==> flow/design.v <==
module MatrixMultUnit(
  input wire reset_n                      ,  
  input wire clk                          ,
  input wire dut_valid                    , 
  output wire dut_ready                   ,
  output wire                           dut__tb__sram_input_write_enable  ,
  output wire [16-1 : 0     ]   dut__tb__sram_input_write_address ,
  output wire [32-1 : 0     ]   dut__tb__sram_input_write_data    ,
  output reg  [16-1 : 0     ]   dut__tb__sram_input_read_address  , 
  input  wire [32-1 : 0     ]   tb__dut__sram_input_read_data     ,     
  output wire                           dut__tb__sram_weight_write_enable  ,
  output wire [16-1 : 0     ]   dut__tb__sram_weight_write_address ,
  output wire [32-1 : 0     ]   dut__tb__sram_weight_write_data    ,
  output reg  [16-1 : 0     ]   dut__tb__sram_weight_read_address  , 
  input  wire [32-1 : 0     ]   tb__dut__sram_weight_read_data     ,     
  output wire                           dut__tb__sram_result_write_enable  ,
  output reg  [16-1 : 0     ]   dut__tb__sram_result_write_address ,
  output wire [32-1 : 0     ]   dut__tb__sram_result_write_data    ,
  output reg  [16-1 : 0     ]   dut__tb__sram_result_read_address  , 
  input  wire [32-1 : 0     ]   tb__dut__sram_result_read_data     ,    
  output wire                           dut__tb__sram_scratchpad_write_enable  ,
  output reg  [16-1 : 0     ]   dut__tb__sram_scratchpad_write_address ,
  output wire [32-1 : 0     ]   dut__tb__sram_scratchpad_write_data    ,
  output reg  [16-1 : 0     ]   dut__tb__sram_scratchpad_read_address  , 
  input  wire [32-1 : 0     ]   tb__dut__sram_scratchpad_read_data  
);
parameter one_address_offset = 12'h1;
parameter idle_state = 4'd0;
parameter get_dimension_state = 4'd1;
parameter accumulating_state = 4'd2;
parameter writing_state = 4'd3;
parameter next_multiplication_setup_state = 4'd4;
parameter setup_multiplication_2_state = 4'd5;
parameter setup_multiplication_3_state = 4'd6;
parameter setup_multiplication_4_state = 4'd7;
parameter setup_multiplication_5_state = 4'd8;
wire my_clock; 
assign my_clock = clk; 
reg [3:0] next_state, current_state;
reg  [32-1 : 0     ]  input_data;
reg  [32-1 : 0     ]  weight_data;
reg  [32-1 : 0     ]  accumulated_result; 
wire [32-1 : 0     ]  mac_result_z;
reg [16-1 : 0     ] input_read_address_next;
reg [16-1 : 0     ] weight_read_address_next;
reg [16-1 : 0     ] result_write_address_next;
reg [16-1 : 0     ] scratchpad_write_address_next;
reg [16-1 : 0     ] next_input_matrix_first_address;
reg [16-1 : 0     ] next_weight_matrix_first_address;
reg [16-1 : 0     ] first_element_of_calculated_input_row_address;
reg [16-1 : 0     ] last_element_of_calculated_input_row_address;
reg [16-1 : 0     ] first_element_of_calculated_weight_matrix_address;
reg [16-1 : 0     ] last_element_of_calculated_weight_matrix_address;
reg [7:0] counter_total_element_in_result_matrix; 
reg [7:0] counter_go_write; 
reg [2:0] counter_next_step;
reg [1:0] counter_3_cycle;
reg [7:0] number_of_input_rows, number_of_input_cols;
reg [7:0] number_of_weight_rows, number_of_weight_cols;
assign dut__tb__sram_input_write_enable = 0;
assign dut__tb__sram_weight_write_enable = 0;
assign dut__tb__sram_input_write_address = 0;
assign dut__tb__sram_input_write_data = 0;
assign dut__tb__sram_weight_write_address = 0;
assign dut__tb__sram_weight_write_data = 0;
always @(posedge clk or negedge reset_n)begin
  if(!reset_n)
    input_read_address_next <= 0;
  else if(current_state == idle_state)
    input_read_address_next <= dut_valid ? one_address_offset : 0;
  else if(dut_valid == 1)
    input_read_address_next <= input_read_address_next + one_address_offset; 
  else if(current_state == idle_state)
    input_read_address_next <= 0;
  else if(current_state == get_dimension_state)
    input_read_address_next <= input_read_address_next + one_address_offset;
  else if((counter_next_step == 6) && (weight_read_address_next == last_element_of_calculated_weight_matrix_address + number_of_weight_cols)) 
    input_read_address_next <= last_element_of_calculated_input_row_address + one_address_offset; 
  else if((counter_next_step == 6) && (weight_read_address_next > last_element_of_calculated_weight_matrix_address))
    input_read_address_next <= first_element_of_calculated_input_row_address; 
  else if((weight_read_address_next == last_element_of_calculated_weight_matrix_address + one_address_offset) && ((current_state == accumulating_state) || (current_state == writing_state) || (current_state == get_dimension_state) || (current_state == setup_multiplication_2_state) || (current_state == setup_multiplication_3_state) || (current_state == setup_multiplication_4_state) || (current_state == setup_multiplication_5_state)))
    input_read_address_next <= last_element_of_calculated_input_row_address + one_address_offset; 
  else if((input_read_address_next == last_element_of_calculated_input_row_address + one_address_offset) && ((current_state == accumulating_state) || (current_state == writing_state) || (current_state == get_dimension_state) || (current_state == setup_multiplication_2_state) || (current_state == setup_multiplication_3_state) || (current_state == setup_multiplication_4_state) || (current_state == setup_multiplication_5_state)))
    input_read_address_next <= first_element_of_calculated_input_row_address; 
  else if((current_state == accumulating_state) || (current_state == writing_state))
    input_read_address_next <= input_read_address_next + one_address_offset;
  else if((current_state == next_multiplication_setup_state) && (counter_next_step == 2))
    input_read_address_next <= next_input_matrix_first_address;
  else if((current_state == next_multiplication_setup_state) && (counter_next_step == 3))
    input_read_address_next <= next_input_matrix_first_address;
  else if((current_state == next_multiplication_setup_state) && (counter_next_step == 4))
    input_read_address_next <= next_input_matrix_first_address;
  else if((current_state == next_multiplication_setup_state) && (counter_next_step == 5))
    input_read_address_next <= next_input_matrix_first_address;
  else 
    input_read_address_next <= input_read_address_next + one_address_offset;
end
always @(posedge clk or negedge reset_n) begin
  if(!reset_n)
    dut__tb__sram_input_read_address <= 0; 
  else if((current_state == idle_state) || (next_state == idle_state))
    dut__tb__sram_input_read_address <= 0; 
  else if(counter_next_step <= 4)
    dut__tb__sram_input_read_address <= input_read_address_next;
end
always @(posedge clk or negedge reset_n) begin
  if(!reset_n)
    dut__tb__sram_result_read_address <= 0;
  else if(current_state == idle_state)
    dut__tb__sram_result_read_address <= 0;
  else if(counter_next_step > 4)
    dut__tb__sram_result_read_address <= input_read_address_next; 
end
always @(posedge clk or negedge reset_n)begin
  if(!reset_n)
    weight_read_address_next <= 0; 
  else if(current_state == idle_state)
    weight_read_address_next <= dut_valid ? one_address_offset : 0;
  else if(dut_valid == 1)
    weight_read_address_next <= weight_read_address_next + one_address_offset;
  else if(current_state == idle_state)
    weight_read_address_next <= 0;
  else if(current_state == get_dimension_state)
    weight_read_address_next <= weight_read_address_next + one_address_offset;
  else if((counter_next_step == 6) && (weight_read_address_next == last_element_of_calculated_weight_matrix_address + number_of_weight_cols) && ((current_state == accumulating_state) || (current_state == writing_state) || (current_state == get_dimension_state) || (current_state == setup_multiplication_2_state) || (current_state == setup_multiplication_3_state) || (current_state == setup_multiplication_4_state) || (current_state == setup_multiplication_5_state)))
    weight_read_address_next <= first_element_of_calculated_weight_matrix_address;
  else if((counter_next_step == 6) && (weight_read_address_next > last_element_of_calculated_weight_matrix_address) && ((current_state == accumulating_state) || (current_state == writing_state) || (current_state == get_dimension_state) || (current_state == setup_multiplication_2_state) || (current_state == setup_multiplication_3_state) || (current_state == setup_multiplication_4_state) || (current_state == setup_multiplication_5_state)))
    weight_read_address_next <= weight_read_address_next - number_of_input_rows*(number_of_weight_cols) + one_address_offset;  
  else if(counter_next_step == 6) 
    weight_read_address_next <= weight_read_address_next + number_of_weight_cols;  
  else if((counter_next_step < 6) && (weight_read_address_next == last_element_of_calculated_weight_matrix_address + one_address_offset) && (input_read_address_next == last_element_of_calculated_input_row_address + one_address_offset)) 
    weight_read_address_next <= first_element_of_calculated_weight_matrix_address; 
  else if(input_read_address_next == last_element_of_calculated_input_row_address + one_address_offset)
    weight_read_address_next <= weight_read_address_next; 
  else if((current_state == next_multiplication_setup_state) && (counter_next_step == 2))
    weight_read_address_next <= next_weight_matrix_first_address;
  else if((current_state == next_multiplication_setup_state) && (counter_next_step == 3))
    weight_read_address_next <= next_weight_matrix_first_address;
  else if((current_state == next_multiplication_setup_state) && (counter_next_step == 4))
    weight_read_address_next <= next_weight_matrix_first_address;
  else if((current_state == next_multiplication_setup_state) && (counter_next_step == 5))
    weight_read_address_next <= next_weight_matrix_first_address;
  else 
    weight_read_address_next <= weight_read_address_next + one_address_offset;
end
always @(posedge clk or negedge reset_n) begin
  if(!reset_n)
    dut__tb__sram_weight_read_address <= 0; 
  else if((current_state == idle_state) || (next_state == idle_state))
    dut__tb__sram_weight_read_address <= 0; 
  else if(counter_next_step <= 4)
    dut__tb__sram_weight_read_address <= weight_read_address_next;
end
always @(posedge clk or negedge reset_n) begin
  if(!reset_n)
    dut__tb__sram_scratchpad_read_address <= 0;
  else if(current_state == idle_state)
    dut__tb__sram_scratchpad_read_address <= 0; 
  else if(counter_next_step > 4)
    dut__tb__sram_scratchpad_read_address <= weight_read_address_next; 
end
always @(posedge clk or negedge reset_n) begin
  if(!reset_n)
    result_write_address_next <= 0;
  else if(current_state == idle_state)
    result_write_address_next <= 0;
  else if(current_state == writing_state)
    result_write_address_next <= result_write_address_next + one_address_offset;
  else 
    result_write_address_next <= result_write_address_next;
end
always @(posedge clk or negedge reset_n) 
begin
    if (!reset_n) 
      dut__tb__sram_result_write_address <= 0;         
    else if(current_state == idle_state)
      dut__tb__sram_result_write_address <= 0; 
    else
      dut__tb__sram_result_write_address <= result_write_address_next;           
end
always @(posedge clk or negedge reset_n)begin
  if(!reset_n)
      scratchpad_write_address_next <= 0;            
  else if(current_state == idle_state)
      scratchpad_write_address_next <= 0;  
  else if(current_state == writing_state)
      scratchpad_write_address_next <= scratchpad_write_address_next + one_address_offset; 
  else 
      scratchpad_write_address_next <= scratchpad_write_address_next; 
end
always @(posedge clk or negedge reset_n)begin
  if (!reset_n) 
    dut__tb__sram_scratchpad_write_address <= 0;         
  else if(current_state == idle_state)
    dut__tb__sram_scratchpad_write_address <= 0;
  else
    dut__tb__sram_scratchpad_write_address <= scratchpad_write_address_next;           
end
always @(posedge clk or negedge reset_n) begin
  if(!reset_n)  
    first_element_of_calculated_input_row_address <= 0;
  else if(current_state == idle_state)
    first_element_of_calculated_input_row_address <= 0;
  else if(current_state == get_dimension_state) 
    first_element_of_calculated_input_row_address <= 1;
  else if((counter_next_step == 6) && (weight_read_address_next == last_element_of_calculated_weight_matrix_address + number_of_weight_cols))  
    first_element_of_calculated_input_row_address <= first_element_of_calculated_input_row_address + number_of_input_rows;
  else if((counter_next_step == 5) && (weight_read_address_next == last_element_of_calculated_weight_matrix_address + one_address_offset))
    first_element_of_calculated_input_row_address <= first_element_of_calculated_input_row_address + number_of_weight_cols;
  else if((counter_next_step < 5) && (weight_read_address_next == last_element_of_calculated_weight_matrix_address + one_address_offset))
    first_element_of_calculated_input_row_address <= first_element_of_calculated_input_row_address + number_of_input_cols;
  else if((current_state == next_multiplication_setup_state) && (counter_next_step == 2))
    first_element_of_calculated_input_row_address <= 1;
  else if((current_state == next_multiplication_setup_state) && (counter_next_step == 3))
    first_element_of_calculated_input_row_address <= 1;
  else if((current_state == next_multiplication_setup_state) && (counter_next_step == 4))
    first_element_of_calculated_input_row_address <= 0;
  else if((current_state == next_multiplication_setup_state) && (counter_next_step == 5))
    first_element_of_calculated_input_row_address <= 3*(number_of_input_rows * number_of_weight_cols);  
  else 
    first_element_of_calculated_input_row_address <= first_element_of_calculated_input_row_address;
end
always @(posedge clk or negedge reset_n) begin
  if(!reset_n)
    last_element_of_calculated_input_row_address <= 0;
  else if(current_state == idle_state)
    last_element_of_calculated_input_row_address <= 0;
  else if(current_state == get_dimension_state)
    last_element_of_calculated_input_row_address <= input_data[15:0];
  else if((counter_next_step == 6) && (weight_read_address_next == last_element_of_calculated_weight_matrix_address + number_of_weight_cols) && (input_read_address_next == last_element_of_calculated_input_row_address + one_address_offset))
    last_element_of_calculated_input_row_address <= last_element_of_calculated_input_row_address + number_of_input_rows; 
  else if((counter_next_step == 5) && (weight_read_address_next == last_element_of_calculated_weight_matrix_address + one_address_offset) && (input_read_address_next == last_element_of_calculated_input_row_address + one_address_offset))
    last_element_of_calculated_input_row_address <= last_element_of_calculated_input_row_address + number_of_weight_cols;
  else if((counter_next_step < 5) && (weight_read_address_next == last_element_of_calculated_weight_matrix_address + one_address_offset) && (input_read_address_next == last_element_of_calculated_input_row_address + one_address_offset))
    last_element_of_calculated_input_row_address <= last_element_of_calculated_input_row_address + number_of_input_cols;
  else if((current_state == next_multiplication_setup_state) && (counter_next_step == 2))
    last_element_of_calculated_input_row_address <= number_of_input_cols;
  else if((current_state == next_multiplication_setup_state) && (counter_next_step == 3))
    last_element_of_calculated_input_row_address <= number_of_input_cols; 
  else if((current_state == next_multiplication_setup_state) && (counter_next_step == 4))
    last_element_of_calculated_input_row_address <= number_of_weight_cols - 1;
  else if((current_state == next_multiplication_setup_state) && (counter_next_step == 5))
    last_element_of_calculated_input_row_address <=  (3*(number_of_input_rows * number_of_weight_cols)) + number_of_input_rows - 1;  
  else 
    last_element_of_calculated_input_row_address <= last_element_of_calculated_input_row_address;
end
always @(posedge clk or negedge reset_n) begin
  if(!reset_n)
    first_element_of_calculated_weight_matrix_address <= 0;
  else if(current_state == idle_state)
    first_element_of_calculated_weight_matrix_address <= 0;
  else if(current_state == get_dimension_state)
    first_element_of_calculated_weight_matrix_address <= 1;  
  else if((current_state == next_multiplication_setup_state) && (counter_next_step == 2))
    first_element_of_calculated_weight_matrix_address <= first_element_of_calculated_weight_matrix_address + number_of_weight_rows * number_of_weight_cols;  
  else if((current_state == next_multiplication_setup_state) && (counter_next_step == 3))
    first_element_of_calculated_weight_matrix_address <= first_element_of_calculated_weight_matrix_address + number_of_weight_rows * number_of_weight_cols;  
  else if((current_state == next_multiplication_setup_state) && (counter_next_step == 4))
    first_element_of_calculated_weight_matrix_address <= number_of_input_rows * number_of_weight_cols;  
  else if((current_state == next_multiplication_setup_state) && (counter_next_step == 5))
    first_element_of_calculated_weight_matrix_address <= first_element_of_calculated_weight_matrix_address + (number_of_input_rows * number_of_weight_cols);  
  else
    first_element_of_calculated_weight_matrix_address <= first_element_of_calculated_weight_matrix_address;
end
always @(posedge clk or negedge reset_n) begin
  if(!reset_n)
    last_element_of_calculated_weight_matrix_address <= 0;
  else if(current_state == idle_state)
    last_element_of_calculated_weight_matrix_address <= 0;
  else if(current_state == get_dimension_state)
    last_element_of_calculated_weight_matrix_address <= number_of_weight_rows * number_of_weight_cols;  
  else if((current_state == next_multiplication_setup_state) && (counter_next_step == 2))
    last_element_of_calculated_weight_matrix_address <= last_element_of_calculated_weight_matrix_address + number_of_weight_rows * number_of_weight_cols;  
  else if((current_state == next_multiplication_setup_state) && (counter_next_step == 3))
    last_element_of_calculated_weight_matrix_address <= last_element_of_calculated_weight_matrix_address + number_of_weight_rows * number_of_weight_cols;  
  else if((current_state == next_multiplication_setup_state) && (counter_next_step == 4))
    last_element_of_calculated_weight_matrix_address <= 2 * number_of_input_rows * number_of_weight_cols - 1;  
  else if((current_state == next_multiplication_setup_state) && (counter_next_step == 5))
    last_element_of_calculated_weight_matrix_address <= last_element_of_calculated_weight_matrix_address + (number_of_input_rows * number_of_weight_cols);  
  else
    last_element_of_calculated_weight_matrix_address <= last_element_of_calculated_weight_matrix_address;
end
always @(posedge clk or negedge reset_n)
begin
  if(!reset_n) 
    next_input_matrix_first_address <= 0;
  else if(current_state == idle_state)
    next_input_matrix_first_address <= 0;
  else if(current_state == get_dimension_state)
    next_input_matrix_first_address <= 1; 
  else if((current_state == next_multiplication_setup_state) && (counter_next_step == 2))
    next_input_matrix_first_address <= 1; 
  else if((current_state == next_multiplication_setup_state) && (counter_next_step == 3))
    next_input_matrix_first_address <= 0; 
  else if((current_state == next_multiplication_setup_state) && (counter_next_step == 4))
    next_input_matrix_first_address <= 3*(number_of_input_rows * number_of_weight_cols);  
  else 
    next_input_matrix_first_address <= next_input_matrix_first_address;
end
always @(posedge clk or negedge reset_n)begin
  if(!reset_n)
    next_weight_matrix_first_address <= 0;
  else if(current_state == idle_state)
    next_weight_matrix_first_address <= 0;
  else if(current_state == get_dimension_state)
    next_weight_matrix_first_address <= number_of_weight_rows * number_of_weight_cols + 1;  
  else if((current_state == next_multiplication_setup_state) && ((counter_next_step == 2)))
    next_weight_matrix_first_address <= next_weight_matrix_first_address + (number_of_weight_rows * number_of_weight_cols);  
  else if((current_state == next_multiplication_setup_state) && (counter_next_step == 3))
    next_weight_matrix_first_address <= number_of_input_rows * number_of_weight_cols;  
  else if((current_state == next_multiplication_setup_state) && (counter_next_step == 4))
    next_weight_matrix_first_address <= 2 * number_of_input_rows * number_of_weight_cols;  
  else 
    next_weight_matrix_first_address <= next_weight_matrix_first_address;
end
always @(posedge clk or negedge reset_n) 
begin
    if(!reset_n)begin
      number_of_input_rows <= 0;
      number_of_input_cols <= 0;
      number_of_weight_rows <= 0;
      number_of_weight_cols <= 0;
    end else if(current_state == idle_state)begin
      number_of_input_rows <= 0;
      number_of_input_cols <= 0;
      number_of_weight_rows <= 0;
      number_of_weight_cols <= 0;
    end else if(current_state == get_dimension_state)   begin
      number_of_input_rows <= input_data[31:16];  
      number_of_input_cols <= input_data[15:0];
      number_of_weight_rows <= weight_data[31:16];
      number_of_weight_cols <= weight_data[15:0];
    end else begin
      number_of_input_rows <= number_of_input_rows;
      number_of_input_cols <= number_of_input_cols;
      number_of_weight_rows <= number_of_weight_rows;
      number_of_weight_cols <= number_of_weight_cols;
    end        
end
always @(posedge clk or negedge reset_n)begin
  if(!reset_n)
    counter_go_write <= 0;
  else if(current_state == idle_state)
    counter_go_write <= 0; 
  else if(current_state == get_dimension_state)
    counter_go_write <= input_data[15:0] - 1;  
  else if(current_state == accumulating_state) 
    counter_go_write <= counter_go_write - 1;
  else if((current_state == writing_state) && (counter_next_step == 6))
    counter_go_write <= number_of_input_rows - 1; 
  else if((current_state == writing_state) && (counter_next_step == 5)) 
    counter_go_write <= number_of_weight_cols - 1;  
  else if((current_state == writing_state) && (counter_next_step < 5))
    counter_go_write <= number_of_input_cols - 1;
  else if(current_state == setup_multiplication_2_state)
    counter_go_write <= number_of_input_cols - 1;
  else if(current_state == setup_multiplication_3_state)
    counter_go_write <= number_of_input_cols - 1;
  else if(current_state == setup_multiplication_4_state)
    counter_go_write <= number_of_weight_cols - 1;  
  else if(current_state == setup_multiplication_5_state)
    counter_go_write <= number_of_input_rows - 1;  
  else 
    counter_go_write <= counter_go_write; 
end
always @(posedge clk or negedge reset_n) 
begin
  if(!reset_n)
    counter_total_element_in_result_matrix <= 0;
  else if (current_state == idle_state)
    counter_total_element_in_result_matrix <= 0;     
  else if (current_state == get_dimension_state)
    counter_total_element_in_result_matrix <= (input_data[31:16] * weight_data[15:0]) - 1; 
  else if (current_state == writing_state) 
    counter_total_element_in_result_matrix <= counter_total_element_in_result_matrix - 1;
  else if (current_state == setup_multiplication_2_state) 
    counter_total_element_in_result_matrix <= (number_of_input_rows * number_of_weight_cols) - 1;
  else if (current_state == setup_multiplication_3_state) 
    counter_total_element_in_result_matrix <= (number_of_input_rows * number_of_weight_cols) - 1;
  else if (current_state == setup_multiplication_4_state) 
    counter_total_element_in_result_matrix <= (number_of_input_rows * number_of_input_rows) - 1;   
  else if (current_state == setup_multiplication_5_state) 
    counter_total_element_in_result_matrix <= (number_of_input_rows * number_of_weight_cols) - 1; 
  else 
    counter_total_element_in_result_matrix <= counter_total_element_in_result_matrix;  
end
always @(posedge clk or negedge reset_n) begin
  if(!reset_n)begin
    counter_next_step <= 0;
  end else if(current_state == idle_state) begin
    counter_next_step <= 2;
  end else if(current_state == next_multiplication_setup_state)begin
    counter_next_step <= counter_next_step + 1;
  end else
    counter_next_step <= counter_next_step;
end
always @(posedge clk or negedge reset_n)begin
  if(!reset_n)
    counter_3_cycle <= 0;
  else if(current_state == idle_state) 
    counter_3_cycle <= 2;
  else if (current_state == get_dimension_state)
    counter_3_cycle <= counter_3_cycle - 1;
  else if(current_state == setup_multiplication_2_state) 
    counter_3_cycle <= counter_3_cycle - 1;
  else if(current_state == setup_multiplication_3_state) 
    counter_3_cycle <= counter_3_cycle - 1;
  else if(current_state == setup_multiplication_4_state) 
    counter_3_cycle <= counter_3_cycle - 1;
  else if(current_state == setup_multiplication_5_state) 
    counter_3_cycle <= counter_3_cycle - 1;
  else 
    counter_3_cycle <= 2;
end
always @(posedge clk or negedge reset_n) 
begin
    if(!reset_n)begin
      input_data <= 0;      
      weight_data <= 0;        
    end else if(current_state == idle_state)begin
      input_data <= 0;      
      weight_data <= 0;  
    end else if(counter_next_step <= 4)begin 
      input_data <= tb__dut__sram_input_read_data;      
      weight_data <= tb__dut__sram_weight_read_data;
    end else begin 
      input_data <= tb__dut__sram_result_read_data;      
      weight_data <= tb__dut__sram_scratchpad_read_data;
    end 
end
interger_accumulated_matrix_multiplication u1( 
  .input_data(input_data),   
  .weight_data(weight_data),  
  .accumulated_result_data(accumulated_result),
  .result_data(mac_result_z)
);
always @(posedge clk or negedge reset_n)begin
  if(!reset_n)
    accumulated_result <= 0;
  else if (current_state == idle_state)
    accumulated_result <= 0;
  else if((current_state == accumulating_state))
    accumulated_result <= mac_result_z;
  else if(current_state == writing_state)
    accumulated_result <= 0;
  else if(current_state == next_multiplication_setup_state)
    accumulated_result <= 0;
  else if(current_state == setup_multiplication_2_state)
    accumulated_result <= 0;
  else if(current_state == setup_multiplication_3_state)
    accumulated_result <= 0;
  else if(current_state == setup_multiplication_4_state)
    accumulated_result <= 0;
  else if(current_state == setup_multiplication_5_state)
    accumulated_result <= 0;
  else 
    accumulated_result <= accumulated_result;
end
assign dut__tb__sram_result_write_data = accumulated_result;
assign dut__tb__sram_result_write_enable = (current_state == writing_state) ? 1 : 0;
assign dut__tb__sram_scratchpad_write_data = accumulated_result;
assign dut__tb__sram_scratchpad_write_enable = (current_state == writing_state) ? 1 : 0;
always @(posedge clk or negedge reset_n) begin
  if(!reset_n)
    current_state <= 0;
  else 
    current_state <= next_state;
end
always @(*) begin
  case (current_state)
    idle_state:begin
      if (dut_valid == 1)  
        next_state = get_dimension_state;
      else  
        next_state = idle_state;
    end
    get_dimension_state:begin
      if(counter_3_cycle != 0)
        next_state = get_dimension_state;
      else 
        next_state = accumulating_state;
    end
    accumulating_state: begin 
      if(counter_go_write == 0)
        next_state = writing_state;
      else 
        next_state = accumulating_state;
    end
    writing_state:begin
      if(counter_total_element_in_result_matrix != 0) 
        next_state = accumulating_state;
      else 
        next_state = next_multiplication_setup_state;
    end
    next_multiplication_setup_state:begin
      if(counter_next_step == 2)
        next_state = setup_multiplication_2_state;
      else if(counter_next_step == 3)
        next_state = setup_multiplication_3_state;
      else if(counter_next_step == 4)
        next_state = setup_multiplication_4_state;
      else if(counter_next_step == 5)
        next_state = setup_multiplication_5_state;
      else if(counter_next_step == 6)
        next_state = idle_state; 
      else 
        next_state = next_multiplication_setup_state;
    end
    setup_multiplication_2_state:begin
      if(counter_3_cycle == 0) 
        next_state = accumulating_state;
      else  
        next_state = setup_multiplication_2_state;
    end
    setup_multiplication_3_state:begin
      if(counter_3_cycle == 0) 
        next_state = accumulating_state;
      else  
        next_state = setup_multiplication_3_state;
    end
    setup_multiplication_4_state:begin
      if(counter_3_cycle == 0) 
        next_state = accumulating_state;
      else  
        next_state = setup_multiplication_4_state;
    end
    setup_multiplication_5_state:begin
      if(counter_3_cycle == 0) 
        next_state = accumulating_state;
      else  
        next_state = setup_multiplication_5_state;
    end
    default: next_state = idle_state;
  endcase
end
assign dut_ready = (current_state == idle_state) ? 1:0;
endmodule
module interger_accumulated_matrix_multiplication ( 
  input wire [32-1  : 0] input_data,
  input wire [32-1  : 0] weight_data,
  input wire [32-1 : 0] accumulated_result_data,
  output wire [32-1 : 0] result_data
);
  assign result_data = (input_data * weight_data) + accumulated_result_data;
endmodule
==> flow/run.sh <==
#!/bin/bash
# the make line also repeats each setting of config.mk as NAME=value (left out here)
make -C /OpenROAD-flow-scripts/flow DESIGN_CONFIG=/design/flow/config.mk WORK_HOME=/design/flow/orfs CLKGATE_MAP_FILE= finish
==> flow/config.mk <==
export PLATFORM = sky130hd
export DESIGN_NAME = MatrixMultUnit
export DESIGN_NICKNAME = MatrixMultUnit
export VERILOG_FILES = /design/flow/design.v
export SDC_FILE = /design/flow/constraint.sdc
export NUM_CORES = 4
export LEC_CHECK = 0
export CAP_MARGIN = 20
export CORE_MARGIN = 2
export CORE_UTILIZATION = 66
export MAX_ROUTING_LAYER = met4
export SLEW_MARGIN = 20
==> flow/constraint.sdc <==
create_clock -name core_clock -period 6.67 [get_ports {clk}]
set_input_delay 1.3340 -clock core_clock [delete_from_list [all_inputs] [get_ports {clk}]]
set_output_delay 1.3340 -clock core_clock [all_outputs]
set_load 0.01 [all_outputs]
==> results of run 1 <==
per-stage QoR:
stage                     area [um2]  utilization (%)
after floorplan                56100                -
after global placement         61700             74.0
after detailed placement       61700             74.0
after CTS                      64300             77.1
after global routing           65400             78.4
final                          65400             78.4
area by class of cell:
| cell class | instances | area [um2] | share of cell area (%) |
|---|---|---|---|
| Clock buffer | 66 | 1370 | 2.10 |
| Multi-Input combinational cell | 5046 | 41400 | 63.3 |
| Tap cell | 1080 | 1350 | 2.07 |
| Sequential cell | 414 | 10400 | 15.9 |
| Clock inverter | 25 | 315 | 0.482 |
| Antenna cell | 8 | 20.0 | 0.0306 |
| Inverter | 803 | 3020 | 4.62 |
| Timing Repair Buffer | 830 | 7540 | 11.5 |
layer usage:
layer	part of all wire, %	wire length [um]	track usage (%)	vias up
li1	-	-	-	22682
met1	36	71900	57.4	25299
met2	44	86300	67.5	3740
met3	13	25600	11.7	1018
met4	7.1	14000	24.2	0
met5	0	0	-	-
what timing repair did:
action	4_1_cts	5_1_grt
hold buffers	0	0
gates resized	137	187
gates cloned	1	1
endpoints found under the hold margin	0	0
buffers inserted	37	34
pin swaps	139	143
endpoints found under the setup margin	20	33
==> flow_summary.ini, run 1 <==
; physical design summary
[route]
drc_errors = 0
vias = 52739
wl_per_cell_um = 23.9
drtIter0Drc = 6251
drt_first_pass_iters = 12
finalWirelength_um = 198000
via_per_inst = 6.38
ant_nets = 0

[synthesis]
yosys_warnings = 1
yosys.area_share.simple_pct = 17.2
ys_seq_share_pct = 18.7
top_cells_by_count = nand2_1, inv_1, fa_1, ha_1, a21oi_1
ys_sh_aoi_pct = 14.9
syn_avg_cell_area_um2 = 8.32
ys_sh_adder_pct = 30.7
synth-area-yosys_mm2 = 0.0555
ys_ff = 414
syn_inst = 6670
async_flop_share_pct = 100
flop_cell = dfrtp_1
synth.distinct_cells = 95
syn-cell-area_mm2 = 0.0555
yosysTopAreaCell = fa_1
mux_share_pct = 1.19
synth.cellmix.xorXnorShare_pct = 7.59
yosysCellCount = 6670
yosysTopAreaCellShare_pct = 20.0
synth-edff-count = 0
logic_family = adder cells
yosysMostFrequentCell = nand2_1
topCellsByArea = fa_1, dfrtp_1, ha_1

[placement]
place.gp.congestion = 1.03
placement.io_buffers = 293
placed_cells = 8101
hpwlAfterDp_um = 145000
place_ws_ps = -387

[final_timing]
fin_crit_ps = 7110
rsz0062_at_grt = yes
slew_violations = 0
finalClockSkew_ps = 36.3
setup_viol = 16
whs_ps = 431
worst_pin_slew_ps = 1090
worst_slack_ps = -444
fin_crit_sh_pct = 107
setup_tns_ps = -3970
hold_viol_final = 0
fmax_mhz = 141
slew_headroom_pct = 26.8

[worst_setup_path]
required_ps = 7190
r2r-end = accumulated_result[30]
cp_max_fo = 6
rr_startpoint = weight_data[2]
critPathCapture = accumulated_result[30]
reg2reg_depth = 26
crit_path_start = weight_data[2]
critPathKind = flip-flop to flip-flop
slowest_stage = fa_1
cp.buffers_inverters = 6
crit_cells = 26
path_common_cell = fa_1
path_delay_family = adder cells
reg2reg_setup_slack_ps = -440
cp-start-kind = flip-flop
endpoint_kind = flip-flop
slowest_delay_ps = 580
critPathArrivalTime_ps = 7630

[clock_network]
cts-buffers-inserted = 49
cts.clk_slew.worst_paths_ps = 60
cts_max_path_buffers = 3
cts-root-buf = clkbuf_16
htreeDepth = 2
cts_tree = yes
worstSkewPairLatency_ps = 650
clkSinkCount = 414

[hold_path]
hold_path.startpoint = counter_3_cycle[0]
holdPathStages = 1
min_path_type = flip-flop to flip-flop
holdPathEnd = counter_3_cycle[0]

[grt]
antenna_found_initial = 9
grt_use_total_pct = 45.5
grt_overflow_total = 0
grt_pass1_vias = 52025
grt_max_degree = 158
grt_pass1_wl_um = 294000

[cells_and_area]
layout.nets = 8304
final_cells = 8272
nFillCells = 5626
areaGrowthSynthToFinish_pct = 17.8

[floorplan]
die_y_um = 294
die_x_um = 294
core_area_mm2 = 0.0834
io_pins = 392
rows = 106
fp_util_pct = 66.5
die-area_mm2 = 0.0864

[outcome]
so_faults = negative setup slack
status = failed layout checks

[flow_run]
log.warning_count = 55
cap_violations = 0
==> run 2: changes to the inputs <==
- CELL_PAD_IN_SITES_DETAIL_PLACEMENT: default -> 1
- CELL_PAD_IN_SITES_GLOBAL_PLACEMENT: default -> 0
- CORE_UTILIZATION: 66 -> 55
- HOLD_SLACK_MARGIN: default -> 0.16
- MAX_ROUTING_LAYER: met4 -> default
- MIN_ROUTING_LAYER: default -> met2
- PLACE_DENSITY_LB_ADDON: default -> 0.18
- TNS_END_PERCENT: default -> 55
- clock period: 6.67 -> 5.51 ns (I/O delays scaled with it)
==> run 2 against run 1 <==
The run now fails in clock tree synthesis (4_1_cts). Area after synthesis is the same. Die size rose by 20%. Synthesized cell count is the same.
==> flow_summary.ini, run 2 <==
; physical design summary
[outcome]
status = stopped before the end
stop_stage = clock tree synthesis (4_1_cts)
first-error = [ERROR DPL-0033] detailed placement checks failed during check placement.

[floorplan]
die-area_mm2 = 0.103
fp_util_pct = 55.5
io_pins = 392
die_x_um = 322
core_area_mm2 = 0.100
rows = 116
die_y_um = 322

[synthesis]
ys_seq_share_pct = 18.7
flop_cell = dfrtp_1
ys_sh_aoi_pct = 14.9
logic_family = adder cells
yosys.area_share.simple_pct = 17.2
top_cells_by_count = nand2_1, inv_1, fa_1, ha_1, a21oi_1
mux_share_pct = 1.19
syn_avg_cell_area_um2 = 8.32
yosysTopAreaCell = fa_1
yosysTopAreaCellShare_pct = 20.0
yosysMostFrequentCell = nand2_1
async_flop_share_pct = 100
synth-area-yosys_mm2 = 0.0555
syn_inst = 6670
syn-cell-area_mm2 = 0.0555
ys_ff = 414
synth.distinct_cells = 95
yosysCellCount = 6670
topCellsByArea = fa_1, dfrtp_1, ha_1
synth.cellmix.xorXnorShare_pct = 7.59
ys_sh_adder_pct = 30.7
yosys_warnings = 1
synth-edff-count = 0

[placement]
placement.io_buffers = 293
placed_cells = 8674
place.gp.congestion = 1.13
hpwlAfterDp_um = 222000
place_area_mm2 = 0.0654
## run 2: stage by stage
stage / setup slack, ps
global placement: -1430
floorplan: -1260
detailed placement: -2070
==> run 3: changes to the inputs <==
- CAP_MARGIN: 20 -> 15
- CELL_PAD_IN_SITES_DETAIL_PLACEMENT: 1 -> default
- CELL_PAD_IN_SITES_GLOBAL_PLACEMENT: 0 -> default
- CORE_UTILIZATION: 55 -> 71
- CTS_CLUSTER_SIZE: default -> 34
- HOLD_SLACK_MARGIN: 0.16 -> -0.09
- MAX_ROUTING_LAYER: default -> met4
- MIN_ROUTING_LAYER: met2 -> default
- PLACE_DENSITY_LB_ADDON: 0.18 -> default
- TNS_END_PERCENT: 55 -> default
- clock period: 5.51 -> 6.59 ns (I/O delays scaled with it)
==> run 3 against run 2 <==
The flow stops in global routing (5_1_grt). Area after synthesis unchanged. Die size shrank 22%. Synthesized cell count unchanged.
==> flow_summary.ini, run 3 <==
; physical design summary
[synthesis]
mux_share_pct = 1.19
yosysMostFrequentCell = nand2_1
syn_avg_cell_area_um2 = 8.32
yosys_warnings = 1
top_cells_by_count = nand2_1, inv_1, fa_1, ha_1, a21oi_1
yosys.area_share.simple_pct = 17.2
yosysTopAreaCell = fa_1
synth.cellmix.xorXnorShare_pct = 7.59
ys_ff = 414
synth-area-yosys_mm2 = 0.0555
ys_sh_adder_pct = 30.7
flop_cell = dfrtp_1
syn-cell-area_mm2 = 0.0555
yosysCellCount = 6670
yosysTopAreaCellShare_pct = 20.0
ys_seq_share_pct = 18.7
logic_family = adder cells
ys_sh_aoi_pct = 14.9
synth.distinct_cells = 95
syn_inst = 6670
synth-edff-count = 0
topCellsByArea = fa_1, dfrtp_1, ha_1
async_flop_share_pct = 100

[clock_network]
htreeDepth = 2
cts-root-buf = clkbuf_16
cts-buffers-inserted = 51
cts_max_path_buffers = 3
clkSinkCount = 414

[placement]
place_ws_ps = -526
place_area_mm2 = 0.0622
placed_cells = 8107
placement.io_buffers = 293
place.gp.congestion = 1.03
hpwlAfterDp_um = 145000

[floorplan]
rows = 102
die-area_mm2 = 0.0804
fp_util_pct = 71.6
io_pins = 392
die_x_um = 284
core_area_mm2 = 0.0775
die_y_um = 284

[outcome]
status = stopped before the end
stop_stage = global routing (5_1_grt)
[run 3: timing repair]
| action | CTS |
|---|---|
| buffers inserted | 38 |
| pin swaps | 70 |
| gates resized | 143 |
| setup endpoints to repair | 22 |
| hold buffers | 0 |
[run 3: per-stage QoR]
stage | hold slack [ps] | setup TNS [ps]
CTS | 430 | -1880
detailed placement | 421 | -5070
global placement | 418 | -1700
floorplan | 408 | -335
==> run 4: changes to the inputs <==
- ABC_AREA: default -> 1
- CAP_MARGIN: 15 -> 20
- CELL_PAD_IN_SITES_DETAIL_PLACEMENT: default -> 2
- CORE_MARGIN: 2 -> 5
- CORE_UTILIZATION: 71 -> 57
- CTS_CLUSTER_DIAMETER: default -> 199
- CTS_CLUSTER_SIZE: 34 -> 78
- GPL_ROUTABILITY_DRIVEN: default -> 1
- GPL_TIMING_DRIVEN: default -> 0
- HOLD_SLACK_MARGIN: -0.09 -> default
- MIN_ROUTING_LAYER: default -> met2
- SETUP_SLACK_MARGIN: default -> 0.31
- TNS_END_PERCENT: default -> 65
- clock period: 6.59 -> 9.67 ns (I/O delays scaled with it)
==> run 4 against run 3 <==
The flow stops in detailed placement (3_5_place_dp). Die size increased by 34%. Synthesized cell count increased by 21%. Area after synthesis increased by 4.4%.
==> flow_summary.ini, run 4 <==
; physical design summary
[outcome]
status = stopped before the end
stop_stage = detailed placement (3_5_place_dp)
first-error = [ERROR DPL-0033] detailed placement checks failed during check placement.

[synthesis]
synth.distinct_cells = 73
yosysTopAreaCell = fa_1
top_cells_by_count = nand2_1, inv_1, fa_1, nor2_1, ha_1
synth-area-yosys_mm2 = 0.0579
async_flop_share_pct = 100
ys_sh_adder_pct = 29.4
yosysMostFrequentCell = nand2_1
ys_ff = 414
syn-cell-area_mm2 = 0.0579
yosysCellCount = 8101
logic_family = adder cells
yosys.area_share.simple_pct = 22.7
flop_cell = dfrtp_1
yosysTopAreaCellShare_pct = 19.2
syn_avg_cell_area_um2 = 7.15
syn_inst = 8101
yosys_warnings = 1
synth.cellmix.xorXnorShare_pct = 4.45
synth-edff-count = 0
topCellsByArea = fa_1, dfrtp_1, nand2_1
ys_seq_share_pct = 17.9
mux_share_pct = 0
ys_sh_aoi_pct = 11.8

[placement]
place.gp.congestion = 1.18
placement.io_buffers = 293

[floorplan]
io_pins = 392
core_area_mm2 = 0.101
die_y_um = 329
rows = 117
die-area_mm2 = 0.108
die_x_um = 329
fp_util_pct = 57.2
==> run 4: stage by stage <==
| step | instances | setup TNS (ps) |
|---|---|---|
| global placement | 9859 | -5139070 |
| floorplan | 8198 | 0 |
==> run 5: changes to the inputs <==
- ABC_AREA: 1 -> default
- CELL_PAD_IN_SITES_DETAIL_PLACEMENT: 2 -> default
- CORE_MARGIN: 5 -> 2
- CTS_CLUSTER_DIAMETER: 199 -> default
- CTS_CLUSTER_SIZE: 78 -> default
- GPL_ROUTABILITY_DRIVEN: 1 -> default
- GPL_TIMING_DRIVEN: 0 -> default
- MAX_ROUTING_LAYER: met4 -> default
- MIN_ROUTING_LAYER: met2 -> default
- SETUP_SLACK_MARGIN: 0.31 -> default
- TNS_END_PERCENT: 65 -> default
- clock period: 9.67 -> 4.54 ns (I/O delays scaled with it)
==> run 5 against run 4 <==
Now fails the layout checks on negative setup slack. Area after synthesis decreased by 4.2%. Die size decreased by 7.6%. Synthesized cell count decreased by 18%.
==> flow_summary.ini, run 5 <==
; physical design summary
[floorplan]
io_pins = 392
core_area_mm2 = 0.0966
die_y_um = 316
die_x_um = 316
fp_util_pct = 57.5
die-area_mm2 = 0.0998
rows = 114

[synthesis]
top_cells_by_count = nand2_1, inv_1, fa_1, ha_1, a21oi_1
mux_share_pct = 1.19
yosysTopAreaCellShare_pct = 20.0
ys_ff = 414
synth-edff-count = 0
syn_avg_cell_area_um2 = 8.32
synth.distinct_cells = 95
logic_family = adder cells
async_flop_share_pct = 100
ys_sh_aoi_pct = 14.9
topCellsByArea = fa_1, dfrtp_1, ha_1
syn_inst = 6670
ys_seq_share_pct = 18.7
synth-area-yosys_mm2 = 0.0555
yosys.area_share.simple_pct = 17.2
yosysTopAreaCell = fa_1
syn-cell-area_mm2 = 0.0555
flop_cell = dfrtp_1
yosysMostFrequentCell = nand2_1
yosys_warnings = 1
yosysCellCount = 6670
synth.cellmix.xorXnorShare_pct = 7.59
ys_sh_adder_pct = 30.7

[final_timing]
worst_pin_slew_ps = 1340
finalClockSkew_ps = 56.9
hold_viol_final = 0
slew_violations = 0
rsz0062_at_grt = yes
worst_slack_ps = -2240
fin_crit_sh_pct = 149
slew_headroom_pct = 10.5
fmax_mhz = 148
setup_viol = 106
fin_crit_ps = 6780

[route]
wl_per_cell_um = 21.9
finalWirelength_um = 195000
ant_nets = 0
via_per_inst = 5.89
drtIter0Drc = 4529
drt_first_pass_iters = 7
vias = 52547
drc_errors = 0

[grt]
grt_max_degree = 121
grt_overflow_total = 0
grt_pass1_vias = 52004
grt_pass1_wl_um = 298000
antenna_found_initial = 5
grt_use_total_pct = 38.6

[worst_setup_path]
endpoint_kind = flip-flop
slowest_delay_ps = 530
slowest_stage = fa_1
rr_startpoint = input_data[10]
cp_max_fo = 5
reg2reg_depth = 27
path_common_cell = inv_1
critPathKind = flip-flop to flip-flop
crit_path_start = input_data[10]
reg2reg_setup_slack_ps = -2240
cp-start-kind = flip-flop
required_ps = 5060
critPathCapture = accumulated_result[30]
r2r-end = accumulated_result[30]
critPathArrivalTime_ps = 7300
cp.buffers_inverters = 8
crit_cells = 27
path_delay_family = adder cells

[clock_network]
worstSkewPairLatency_ps = 690
cts_hold_buf = 0
clkSinkCount = 414
cts.clk_slew.worst_paths_ps = 60
cts_tree = yes
htreeDepth = 2
cts-root-buf = clkbuf_16
cts_max_path_buffers = 3
cts-buffers-inserted = 54

[cells_and_area]
design_area_mm2 = 0.0712
areaGrowthSynthToFinish_pct = 28.4
layout.nets = 8759

[outcome]
so_faults = negative setup slack
status = failed layout checks

[placement]
placement.io_buffers = 293
place_area_mm2 = 0.0661
hpwlAfterDp_um = 150000
place_ws_ps = -2460
place.gp.congestion = 1.01

[flow_run]
log.warning_count = 57
cap_violations = 0

[hold_path]
min_path_type = primary input to async pin
run 5: stage by stage:
step / TNS [ps] / std cells / hold slack [ps] / utilization (%)
2_1_floorplan: -96410 / 6767 / 408 / -
3_3_place_gp: -131010 / 8717 / 421 / 68.4
3_5_place_dp: -141430 / 8717 / 426 / 68.4
4_1_cts: -122730 / 8875 / 346 / 71.9
5_1_grt: -144240 / 8920 / 384 / 73.8
6_report: -123270 / 8921 / 329 / 73.8
run 5: area by class of cell:
cell class	count	area, um2
sequential	414	10400
antenna	1	2.50
fill	7349	25300
timing repair buffer	1280	11300
clock inverter	33	348
inverter	803	3050
multi-input combinational	5046	43000
tap	1276	1600
clock buffer	68	1470
run 5: routing by layer:
metal,GRT usage [%],up-vias,part of all wire (%)
met2,61.1,2612,45
met5,0,-,0.017
li1,-,23591,-
met3,7.13,618,9.5
met1,51.7,25720,40
met4,17.3,6,5.6
run 5: what timing repair did:
item | in CTS | in global routing
pin swaps | 150 | 183
gates cloned | 0 | 2
hold endpoints to repair | 0 | 0
setup buffers | 59 | 60
setup endpoints to repair | 109 | 112
gates resized | 256 | 309
==> run 6: changes to the inputs <==
- CAP_MARGIN: 20 -> 30
- CELL_PAD_IN_SITES_DETAIL_PLACEMENT: default -> 0
- CELL_PAD_IN_SITES_GLOBAL_PLACEMENT: default -> 2
- CORE_UTILIZATION: 57 -> 69
- CTS_CLUSTER_DIAMETER: default -> 305
- GPL_ROUTABILITY_DRIVEN: default -> 1
- MAX_ROUTING_LAYER: default -> met4
- SETUP_SLACK_MARGIN: default -> 1.38
- SLEW_MARGIN: 20 -> 25
- clock period: 4.54 -> 4.97 ns (I/O delays scaled with it)
==> run 6 against run 5 <==
Synthesized cell count unchanged. The run now fails in global placement without I/O (3_1_place_gp_skip_io). Die size decreased by 17%. Area after synthesis did not move.
==> flow_summary.ini, run 6 <==
; physical design summary
[outcome]
status = stopped before the end
stop_stage = global placement without I/O (3_1_place_gp_skip_io)
first-error = [ERROR GPL-0301] Utilization 127.658 % exceeds 100%.

[synthesis]
yosysMostFrequentCell = nand2_1
topCellsByArea = fa_1, dfrtp_1, ha_1
flop_cell = dfrtp_1
synth.distinct_cells = 95
ys_sh_adder_pct = 30.7
top_cells_by_count = nand2_1, inv_1, fa_1, ha_1, a21oi_1
yosys_warnings = 1
yosysCellCount = 6670
syn_inst = 6670
ys_sh_aoi_pct = 14.9
yosys.area_share.simple_pct = 17.2
synth-edff-count = 0
yosysTopAreaCell = fa_1
syn-cell-area_mm2 = 0.0555
synth.cellmix.xorXnorShare_pct = 7.59
synth-area-yosys_mm2 = 0.0555
ys_ff = 414
async_flop_share_pct = 100
syn_avg_cell_area_um2 = 8.32
ys_seq_share_pct = 18.7
logic_family = adder cells
yosysTopAreaCellShare_pct = 20.0
mux_share_pct = 1.19

[floorplan]
die-area_mm2 = 0.0827
die_y_um = 288
die_x_um = 288
fp_util_pct = 70.0
core_area_mm2 = 0.0793
rows = 103
==> run 7: changes to the inputs <==
- CAP_MARGIN: 30 -> 20
- CELL_PAD_IN_SITES_DETAIL_PLACEMENT: 0 -> default
- CELL_PAD_IN_SITES_GLOBAL_PLACEMENT: 2 -> default
- CORE_UTILIZATION: 69 -> 68
- CTS_CLUSTER_DIAMETER: 305 -> 325
- CTS_CLUSTER_SIZE: default -> 17
- GPL_ROUTABILITY_DRIVEN: 1 -> default
- HOLD_SLACK_MARGIN: default -> -0.1
- MAX_ROUTING_LAYER: met4 -> default
- SETUP_SLACK_MARGIN: 1.38 -> 0.75
- SLEW_MARGIN: 25 -> 20
- clock period: 4.97 -> 6.65 ns (I/O delays scaled with it)
==> run 7 against run 6 <==
Now fails the layout checks on negative setup slack. Synthesized cell count unchanged. Area after synthesis did not move. Die size rose by 1.5%.
==> flow_summary.ini, run 7 <==
; physical design summary
[final_timing]
hold_viol_final = 0
worst_slack_ps = -796
rsz0062_at_grt = yes
finalClockSkew_ps = 66.4
setup_viol = 26
slew_violations = 0
fmax_mhz = 134
worst_pin_slew_ps = 1370
fin_crit_sh_pct = 112
fin_crit_ps = 7450
slew_headroom_pct = 7.69

[hold_path]
hold_path.startpoint = counter_3_cycle[0]
min_path_type = flip-flop to flip-flop
holdPathStages = 1
holdPathEnd = counter_3_cycle[0]

[worst_setup_path]
path_delay_family = adder cells
critPathCapture = last_element_of_calculated_input_row_address[13]
critPathKind = flip-flop to flip-flop
r2r-end = last_element_of_calculated_input_row_address[13]
required_ps = 7150
critPathArrivalTime_ps = 7950
crit_cells = 34
cp_max_fo = 5
cp-start-kind = flip-flop
cp.buffers_inverters = 9
reg2reg_setup_slack_ps = -800
endpoint_kind = flip-flop
rr_startpoint = number_of_input_rows[4]
reg2reg_depth = 34
crit_path_start = number_of_input_rows[4]
slowest_stage = fa_1
slowest_delay_ps = 700

[clock_network]
cts-root-buf = clkbuf_16
htreeDepth = 1
cts-buffers-inserted = 28
cts.clk_slew.worst_paths_ps = 90
cts_max_path_buffers = 3
cts_tree = yes
clkSinkCount = 414
cts_hold_buf = 0
worstSkewPairLatency_ps = 680

[grt]
antenna_found_initial = 11
grt_use_total_pct = 45.4
grt_overflow_total = 0
use_met3_pct = 12.4
grt.met2_usage_pct = 69.5
grt_pass1_wl_um = 294000
grt_max_degree = 166
grt_pass1_vias = 52451
grt_util_met1_pct = 56.9
grt-busiest-layer = met2

[floorplan]
die-area_mm2 = 0.0839
die_x_um = 290
rows = 104
io_pins = 392
core_area_mm2 = 0.0807
fp_util_pct = 68.8
die_y_um = 290

[synthesis]
ys_seq_share_pct = 18.7
syn_avg_cell_area_um2 = 8.32
flop_cell = dfrtp_1
top_cells_by_count = nand2_1, inv_1, fa_1, ha_1, a21oi_1
ys_sh_aoi_pct = 14.9
yosysTopAreaCellShare_pct = 20.0
ys_ff = 414
synth-area-yosys_mm2 = 0.0555
synth.distinct_cells = 95
yosys_warnings = 1
async_flop_share_pct = 100
synth-edff-count = 0
mux_share_pct = 1.19
ys_sh_adder_pct = 30.7
syn-cell-area_mm2 = 0.0555
yosysCellCount = 6670
yosysTopAreaCell = fa_1
synth.cellmix.xorXnorShare_pct = 7.59
syn_inst = 6670
logic_family = adder cells
yosys.area_share.simple_pct = 17.2
yosysMostFrequentCell = nand2_1
topCellsByArea = fa_1, dfrtp_1, ha_1

[flow_run]
log.warning_count = 57
cap_violations = 0

[placement]
placement.io_buffers = 293
hpwlAfterDp_um = 140000
placed_cells = 7990
place_area_mm2 = 0.0615
place.gp.congestion = 1.02

[cells_and_area]
design_area_mm2 = 0.0666
layout.nets = 8295
areaGrowthSynthToFinish_pct = 20.1
comb_area_mm2 = 0.0431
final_cells = 8200
nFillCells = 4905
ff_latch_area_mm2 = 0.0104

[route]
finalWirelength_um = 207000
drt_first_pass_iters = 10
ant_nets = 0
vias = 53900
via_per_inst = 6.57
drc_errors = 0
wl_per_cell_um = 25.3
drtIter0Drc = 7400

[outcome]
so_faults = negative setup slack
status = failed layout checks
run 7: metal layers:
metal | wire, um | vias to the layer above
met3 | 29600 | 1412
met1 | 70000 | 25642
met2 | 89500 | 4219
met4 | 18100 | 8
met5 | 51 | -
li1 | - | 22619
run 7: per-stage QoR:
step	hold slack [ps]	setup slack [ps]	TNS, ps	utilization (%)
after detailed placement	456	-221	-1350	76.3
after global placement	425	-73.8	-210	76.3
after CTS	468	-105	-249	80.2
final	471	-796	-8200	82.6
after global routing	483	-858	-11520	82.6
after floorplan	408	-123	-123	-
run 7: cell type report:
type | count | share of cell area [%]
multi-input combinational | 5046 | 64.7
sequential | 414 | 15.6
timing repair buffer | 842 | 12.0
inverter | 803 | 4.54
tap | 1060 | 1.99
clock buffer | 31 | 1.07
clock inverter | 2 | 0.0488
antenna | 2 | 0.00751
run 7: what timing repair did:
item,CTS,global route
endpoints found under the setup margin,56,72
setup buffers,93,74
resized,342,251
gates cloned,2,6
pin swaps,166,174
==> run 8: changes to the inputs <==
- CORE_UTILIZATION: 68 -> 58
- CTS_CLUSTER_DIAMETER: 325 -> default
- CTS_CLUSTER_SIZE: 17 -> default
- HOLD_SLACK_MARGIN: -0.1 -> default
- SETUP_SLACK_MARGIN: 0.75 -> default
- clock period: 6.65 -> 6.52 ns (I/O delays scaled with it)
==> run 8 against run 7 <==
The layout still fails its checks (negative setup slack). Setup slack gained 420 ps. Count of clock-buffer cells in the layout up 37. Register-to-register slack improved by 420 ps. Flip-flop count stayed put. Non-clock buffer count grew 47. Largest cell class unchanged.
==> flow_summary.ini, run 8 <==
; physical design summary
[final_timing]
fin_crit_ps = 6900
hold_viol_final = 0
fmax_mhz = 145
whs_ps = 432
setup_viol = 17
finalClockSkew_ps = 29.4
worst_slack_ps = -380
setup_tns_ps = -2840
slew_headroom_pct = 27.4
slew_violations = 0
fin_crit_sh_pct = 106
rsz0062_at_grt = yes
worst_pin_slew_ps = 1080

[worst_setup_path]
reg2reg_depth = 33
crit_cells = 33
critPathArrivalTime_ps = 7510
cp-start-kind = flip-flop
critPathCapture = last_element_of_calculated_input_row_address[15]
critPathKind = flip-flop to flip-flop
rr_startpoint = number_of_input_rows[2]
crit_path_start = number_of_input_rows[2]
required_ps = 7130
slowest_stage = fa_1
endpoint_kind = flip-flop
slowest_delay_ps = 500
r2r-end = last_element_of_calculated_input_row_address[15]
cp.buffers_inverters = 8
path_delay_family = adder cells
cp_max_fo = 3
reg2reg_setup_slack_ps = -380

[synthesis]
synth.cellmix.xorXnorShare_pct = 7.59
syn_avg_cell_area_um2 = 8.32
yosys.area_share.simple_pct = 17.2
async_flop_share_pct = 100
yosys_warnings = 1
mux_share_pct = 1.19
ys_sh_aoi_pct = 14.9
synth-edff-count = 0
top_cells_by_count = nand2_1, inv_1, fa_1, ha_1, a21oi_1
ys_sh_adder_pct = 30.7
yosysMostFrequentCell = nand2_1
flop_cell = dfrtp_1
topCellsByArea = fa_1, dfrtp_1, ha_1
synth.distinct_cells = 95
logic_family = adder cells
yosysCellCount = 6670
syn_inst = 6670
ys_ff = 414
yosysTopAreaCell = fa_1
ys_seq_share_pct = 18.7
synth-area-yosys_mm2 = 0.0555
syn-cell-area_mm2 = 0.0555
yosysTopAreaCellShare_pct = 20.0

[placement]
placed_cells = 8366
hpwlAfterDp_um = 144000
place.gp.congestion = 0.976
placement.io_buffers = 293

[route]
drt_first_pass_iters = 8
drtIter0Drc = 4773
wl_per_cell_um = 22.0
antenna_cells = 0
via_per_inst = 5.91
vias = 50352
finalWirelength_um = 187000
ant_nets = 0
drc_errors = 0

[grt]
antenna_found_initial = 8
grt_pass1_wl_um = 285000
grt_max_degree = 140
grt_use_total_pct = 37.5
grt_overflow_total = 0
grt_pass1_vias = 49257

[clock_network]
cts_tree = yes
cts-buffers-inserted = 54
clkSinkCount = 414
cts_max_path_buffers = 3
cts.clk_slew.worst_paths_ps = 60
worstSkewPairLatency_ps = 690
cts-root-buf = clkbuf_16
htreeDepth = 2

[cells_and_area]
layout.nets = 8368
fin_util_pct = 70.0
areaGrowthSynthToFinish_pct = 19.7
final_cells = 8516
nFillCells = 7742

[hold_path]
holdPathEnd = counter_3_cycle[0]
hold_path.startpoint = counter_3_cycle[0]
holdPathStages = 1
min_path_type = flip-flop to flip-flop

[outcome]
status = failed layout checks
so_faults = negative setup slack

[floorplan]
rows = 113
die-area_mm2 = 0.0981
fp_util_pct = 58.5
die_x_um = 313
core_area_mm2 = 0.0949
io_pins = 392
die_y_um = 313

[flow_run]
cap_violations = 0
log.warning_count = 55
==> run 8: timing repair <==
action / in CTS / in global routing
cloned: 0 / 0
resized: 93 / 178
hold buffers: 0 / 0
endpoints found under the setup margin: 23 / 34
setup buffers: 20 / 42
pin swaps: 51 / 105
==> run 8: final cells by class <==
type                    instances  area, um2  share of cell area [%]
multi-input cells            5046      41500                    62.5
repair buffers                889       7960                    12.0
flip-flops and latches        414      10400                    15.6
well taps                    1265       1580                    2.38
inverters                     803       3020                    4.55
clock buffers                  68       1520                    2.28
clock inverters                31        439                   0.661
==> run 8: through the flow <==
stage | setup WS (ps) | area (um2)
floorplan | -257 | 56300
global placement | -345 | 62800
finish | -380 | 66400
CTS | -273 | 65300
detailed placement | -490 | 62800
global route | -564 | 66400
==> run 8: routing by layer <==
| layer | global-route usage [%] | part of all wire [%] |
|---|---|---|
| met1 | 52.5 | 42 |
| met3 | 6.60 | 9.3 |
| met5 | 0 | 0.024 |
| met4 | 14.7 | 4.7 |
| met2 | 58.0 | 44 |
==> run 9: changes to the inputs <==
- CORE_UTILIZATION: 58 -> 59
- CTS_CLUSTER_SIZE: default -> 87
- SETUP_SLACK_MARGIN: default -> 1.15
- TNS_END_PERCENT: default -> 5
- clock period: 6.52 -> 4.39 ns (I/O delays scaled with it)
==> run 9 against run 8 <==
Still fails the layout checks on negative setup slack. Area after synthesis did not move. First-iteration DRC count rose by 8.1%. Global-route usage rose by 2.3 points. Clock skew rose by 12 ps. Register-to-register slack got worse by 2100 ps. Synthesized cell count did not move. Routed wire length rose by 4.2%. Critical path type unchanged. Critical endpoint is now accumulated_result[31].
==> flow_summary.ini, run 9 <==
; physical design summary
[worst_setup_path]
cp-start-kind = flip-flop
reg2reg_setup_slack_ps = -2430
worstPathCellList = buf_12 > buf_12 > buf_4 > buf_4 > and2_1 > fa_1 > inv_1 > fa_1 > fa_2 > fa_1 > fa_1 > fa_1 > fa_1 > fa_2 > xor2_1 > xnor2_1 > xnor2_1 > xnor2_1 > xnor2_1 > xnor2_1 > xnor2_1 > xnor2_1 > a22o_1
cp_max_fo = 7
critPathArrivalTime_ps = 7350
reg2reg_depth = 23
cp.buffers_inverters = 5
slowest_stage = fa_2
path_delay_family = adder cells
rr_startpoint = weight_data[5]
critPathKind = flip-flop to flip-flop
crit_path_start = weight_data[5]
slowest_delay_ps = 610
critPathCapture = accumulated_result[31]
path_common_cell = xnor2_1
required_ps = 4920
crit_cells = 23
r2r-end = accumulated_result[31]
endpoint_kind = flip-flop

[final_timing]
finalClockSkew_ps = 41.4
rsz0062_at_grt = yes
fin_crit_ps = 6820
fmax_mhz = 147
worst_pin_slew_ps = 1100
hold_viol_final = 0
slew_violations = 0
setup_viol = 112
fin_crit_sh_pct = 155
whs_ps = 251
slew_headroom_pct = 26.9
worst_slack_ps = -2430

[route]
drt_first_pass_iters = 6
via_per_inst = 5.96
ant_nets = 0
vias = 52643
finalWirelength_um = 195000
wl_per_cell_um = 22.1
drc_errors = 0
drtIter0Drc = 5158

[grt]
grt.met2_usage_pct = 62.2
use_met3_pct = 9.10
grt_use_total_pct = 39.8
grt_max_degree = 92
grt_pass1_vias = 52733
grt-busiest-layer = met2
grt_overflow_total = 0
antenna_found_initial = 3
grt_util_met1_pct = 52.4
grt_pass1_wl_um = 301000

[flow_run]
log.warning_count = 51
cap_violations = 0

[synthesis]
async_flop_share_pct = 100
mux_share_pct = 1.19
logic_family = adder cells
yosys.area_share.simple_pct = 17.2
top_cells_by_count = nand2_1, inv_1, fa_1, ha_1, a21oi_1
yosys_warnings = 1
ys_sh_aoi_pct = 14.9
ys_ff = 414
topCellsByArea = fa_1, dfrtp_1, ha_1
synth-edff-count = 0
yosysTopAreaCellShare_pct = 20.0
syn-cell-area_mm2 = 0.0555
syn_inst = 6670
synth.cellmix.xorXnorShare_pct = 7.59
ys_sh_adder_pct = 30.7
synth.distinct_cells = 95
yosysTopAreaCell = fa_1
flop_cell = dfrtp_1
ys_seq_share_pct = 18.7
yosysMostFrequentCell = nand2_1
yosysCellCount = 6670
synth-area-yosys_mm2 = 0.0555
syn_avg_cell_area_um2 = 8.32

[placement]
placed_cells = 8706
hpwlAfterDp_um = 153000
place.gp.congestion = 1.03
placement.io_buffers = 293

[floorplan]
die_y_um = 311
fp_util_pct = 59.5
die-area_mm2 = 0.0965
core_area_mm2 = 0.0932
rows = 112
die_x_um = 311
io_pins = 392

[outcome]
so_faults = negative setup slack
status = failed layout checks

[cells_and_area]
areaGrowthSynthToFinish_pct = 25.3
layout.nets = 8703
nFillCells = 7049
final_cells = 8839

[clock_network]
cts-root-buf = clkbuf_16
cts_max_path_buffers = 3
cts.clk_slew.worst_paths_ps = 60
clkSinkCount = 414
worstSkewPairLatency_ps = 670
cts_tree = yes
cts_hold_buf = 0
cts-buffers-inserted = 53
htreeDepth = 2

[hold_path]
min_path_type = primary input to async pin
## run 9: area by class of cell
type / instances / area (um2) / area share, %
clock inverter: 30 / 313 / 0.450
multi-input combinational: 5046 / 42100 / 60.6
tap: 1254 / 1570 / 2.26
antenna: 2 / 5.00 / 0.00720
inverter: 803 / 3020 / 4.34
sequential: 414 / 10400 / 15.0
timing repair buffer: 1225 / 10700 / 15.3
clock buffer: 65 / 1440 / 2.07
## run 9: routing by layer
| metal | vias up | routed length [um] |
|---|---|---|
| li1 | 23456 | - |
| met1 | 25647 | 75800 |
| met2 | 2871 | 87700 |
| met3 | 665 | 20500 |
| met4 | 4 | 11300 |
| met5 | - | 27 |
## run 9: stage by stage
| step | worst slack [ps] | cell area (um2) | TNS [ps] | util (%) |
|---|---|---|---|---|
| finish | -2430 | 69500 | -143320 | 74.6 |
| global route | -2640 | 69500 | -165360 | 74.6 |
| CTS | -2390 | 69000 | -132710 | 74.0 |
| detailed placement | -2550 | 65600 | -156170 | 70.4 |
| global placement | -2410 | 65600 | -145100 | 70.4 |
| floorplan | -2390 | 56600 | -123080 | - |
## run 9: repair_timing
action,in CTS,in global routing
setup endpoints to repair,186,184
gates cloned,0,1
pin swaps,157,48
gates resized,323,106
buffers inserted,24,11
